==> job 2963 <==
==> flow/design.v <==
module multiplier  #(parameter width = 16)
   ( input    signed  [width-1 : 0] multiplicand,
     input    signed  [width-1 : 0] multiplier,   
     output   signed  [2 * width - 1 : 0] product
   ) ;
   assign  product = multiplicand * multiplier ;
endmodule
module  adder  #(parameter width = 32)  
		( input   signed [width-1 : 0] a ,
		  input   signed [width-1 : 0] b , 
		  output  signed [width-1 : 0] sum
		) ;
    assign   sum = a + b ;
endmodule
module accumulator #(parameter width = 32) 
	(input    clk,
     	 input    ena,
         input    reset,
         input	  signed [width - 1 : 0] acc_in,
   	 output   reg signed [width - 1 : 0] acc_out
	) ;
   always @(posedge clk) begin
      if (reset)  acc_out <= 0 ;
      else if (ena) acc_out <= acc_in ;
   end
endmodule
module mac_demo(input    clk, 
           input    reset, 
           input    ena,
   	   input    signed [16-1 : 0] k,
           input    signed [16-1 : 0] x,   
           output   signed [2 * 16 - 1 : 0] acc_out
          ) ;
           wire     signed [2 * 16 - 1 : 0] p ;
           wire     signed [2 * 16 - 1 : 0] acc_in ;
   multiplier  #(.width(16)) mult_0(.multiplicand(k),
                                          .multiplier(x),
                       			  .product(p)
                			  ) ;
   adder     #(.width(2*16)) add_0(.a(p),
                			 .b(acc_out),
                			 .sum(acc_in)
               				) ;
   accumulator  #(.width(2*16))  acc_0(.clk(clk),
                   			     .reset(reset),
                   			     .ena(ena),
                   			     .acc_in(acc_in),
                   			     .acc_out(acc_out)
                   			) ;
endmodule
==> flow/run.sh <==
#!/bin/bash
# the make line also repeats each setting of config.mk as NAME=value (left out here)
make -C /OpenROAD-flow-scripts/flow DESIGN_CONFIG=/design/flow/config.mk WORK_HOME=/design/flow/orfs CLKGATE_MAP_FILE= finish
==> flow/config.mk <==
export PLATFORM = sky130hd
export DESIGN_NAME = mac_demo
export DESIGN_NICKNAME = mac_demo
export VERILOG_FILES = /design/flow/design.v
export SDC_FILE = /design/flow/constraint.sdc
export NUM_CORES = 4
export LEC_CHECK = 0
export CAP_MARGIN = 0
export CORE_ASPECT_RATIO = 1.07
export CORE_MARGIN = 2
export CORE_UTILIZATION = 70
export CTS_CLUSTER_DIAMETER = 361
export GPL_ROUTABILITY_DRIVEN = 0
export GPL_TIMING_DRIVEN = 1
export MAX_ROUTING_LAYER = met4
export SETUP_SLACK_MARGIN = -0.46
export SLEW_MARGIN = 35
==> flow/constraint.sdc <==
create_clock -name core_clock -period 4.78 [get_ports {clk}]
set_input_delay 0.9560 -clock core_clock [delete_from_list [all_inputs] [get_ports {clk}]]
set_output_delay 0.9560 -clock core_clock [all_outputs]
set_load 0.01 [all_outputs]
==> job 7097: changes against job 2963 <==
==> flow/config.mk (replaced) <==
export PLATFORM = sky130hd
export DESIGN_NAME = mac_demo
export DESIGN_NICKNAME = mac_demo
export VERILOG_FILES = /design/flow/design.v
export SDC_FILE = /design/flow/constraint.sdc
export NUM_CORES = 4
export LEC_CHECK = 0
export CAP_MARGIN = 20
export CORE_MARGIN = 2
export CORE_UTILIZATION = 69
export CTS_CLUSTER_SIZE = 28
export SLEW_MARGIN = 20
==> flow/constraint.sdc (replaced) <==
create_clock -name core_clock -period 4.52 [get_ports {clk}]
set_input_delay 0.9040 -clock core_clock [delete_from_list [all_inputs] [get_ports {clk}]]
set_output_delay 0.9040 -clock core_clock [all_outputs]
set_load 0.01 [all_outputs]
==> impl.org <==
* Implementation run

** Run status
- The checks that failed: setup timing.
- Result of the run :: failed layout checks

** STA
- From the final report, the count of setup violators was given as 27.
- The final timing report gives a worst setup slack of -2.11 ns.

** Cells and area
- Registers represent a cell area share of 4.11%.
# the run above: job 2963

==> impl.org <==
* Flow results

** Yosys
- Share of the synthesized area in the top cell type :: 48.6%
- The synthesized instance count is 1,305.

** CTS
- Inserted Clock Buffers :: 5
- Post-CTS Setup Repair Bufs :: between 50 and 60

** Run status
- The run ended at global routing.
- The flow did not finish.

** Floorplan
- Initial Util :: 70.1%
- In this run the count of I/O pins placed on the die edge is 67.

** Place
- Cell area reported after detailed placement :: approximately 15,000 µm²
# the run above: job 7097


---

==> run a <==
RTL: the design.v shown in full above, as it stands there.
Settings: LEC_CHECK=0, CAP_MARGIN=20, CORE_ASPECT_RATIO=1.56, CORE_MARGIN=2, CORE_UTILIZATION=51, GPL_ROUTABILITY_DRIVEN=0, GPL_TIMING_DRIVEN=1, MAX_ROUTING_LAYER=met4, PLACE_DENSITY_LB_ADDON=0.22, SETUP_SLACK_MARGIN=-0.19, SLEW_MARGIN=35; clock period 6.16 ns.
run.sh (not shown) runs the stock make flow with config.mk's settings and CLKGATE_MAP_FILE=.
==> inputs of run b, as changes to run a <==
Settings changed: CORE_ASPECT_RATIO 1.56 to unset, CORE_UTILIZATION 51 to 57, CTS_CLUSTER_DIAMETER set to 348, CTS_CLUSTER_SIZE set to 98, GPL_ROUTABILITY_DRIVEN 0 to unset, GPL_TIMING_DRIVEN 1 to unset, MAX_ROUTING_LAYER met4 to unset, PLACE_DENSITY set to 0.41, PLACE_DENSITY_LB_ADDON 0.22 to unset, SETUP_SLACK_MARGIN -0.19 to unset, SLEW_MARGIN 35 to 20.
==> flow/constraint.sdc (replaced) <==
create_clock -name core_clock -period 3.91 [get_ports {clk}]
set_input_delay 0.7820 -clock core_clock [delete_from_list [all_inputs] [get_ports {clk}]]
set_output_delay 0.7820 -clock core_clock [all_outputs]
set_load 0.01 [all_outputs]
==> inputs of run c, as changes to run a <==
Settings changed: CORE_ASPECT_RATIO 1.56 to unset, CORE_UTILIZATION 51 to 40, GPL_ROUTABILITY_DRIVEN 0 to unset, GPL_TIMING_DRIVEN 1 to unset, MAX_ROUTING_LAYER met4 to unset, PLACE_DENSITY_LB_ADDON 0.22 to unset, SETUP_SLACK_MARGIN -0.19 to unset, SLEW_MARGIN 35 to 20.
==> flow/constraint.sdc (replaced) <==
create_clock -name core_clock -period 7.0 [get_ports {clk}]
set_input_delay 1.4000 -clock core_clock [delete_from_list [all_inputs] [get_ports {clk}]]
set_output_delay 1.4000 -clock core_clock [all_outputs]
set_load 0.01 [all_outputs]
==> notes <==
The highest die size belongs to run c, the lowest to run b.
Against run c, the setup slack of run a is worse by 0.60 ns.
Between run c and run a, the lower register-to-register slack is in run a (gap 1.0 ns).
The highest critical path depth belongs to run a, the lowest to run b.
The lowest sequential share of layout area belongs to run b, the highest to run c.
Run b produced a layout that fails on negative setup slack. Run a finished but failed the layout checks on negative setup slack. Run c produced a clean layout.
Against run a, the hold slack of run c is worse by 0.015 ns.
==> figures <==
Outcome: run b complete, but fails checks; run c complete, no violations; run a complete, but fails checks
Layout check failures: run b negative setup slack; run c -; run a negative setup slack
Initial antenna violation count: run b 0; run c 4; run a 0
Comb/total area: run b 67.8%; run c 69.2%; run a 69.1%
Drt via density: run b 5.18; run c 4.80; run a 5.24
Crit path capture: run b acc_0.acc_out[28]; run c acc_0.acc_out[28]; run a acc_0.acc_out[26]
Placement Setup Slack: run b -3.09 ns; run c -0.736 ns; run a -1.37 ns
Die extent in x: run b 149 um; run c 177 um; run a 127 um
Die area: run b 22,300 sq um; run c 31,500 sq um; run a 24,900 sq um
Delay of the slowest cell on the worst path: run b 0.59 ns; run c 0.57 ns; run a 0.56 ns
Number of tap cells added at floorplan: run b 275; run c 390; run a 288
Highest routing layer actually used: run b met4; run c met5; run a met4
Destination of the worst register-to-register timing path: run b acc_0.acc_out[28]; run c acc_0.acc_out[28]; run a acc_0.acc_out[26]
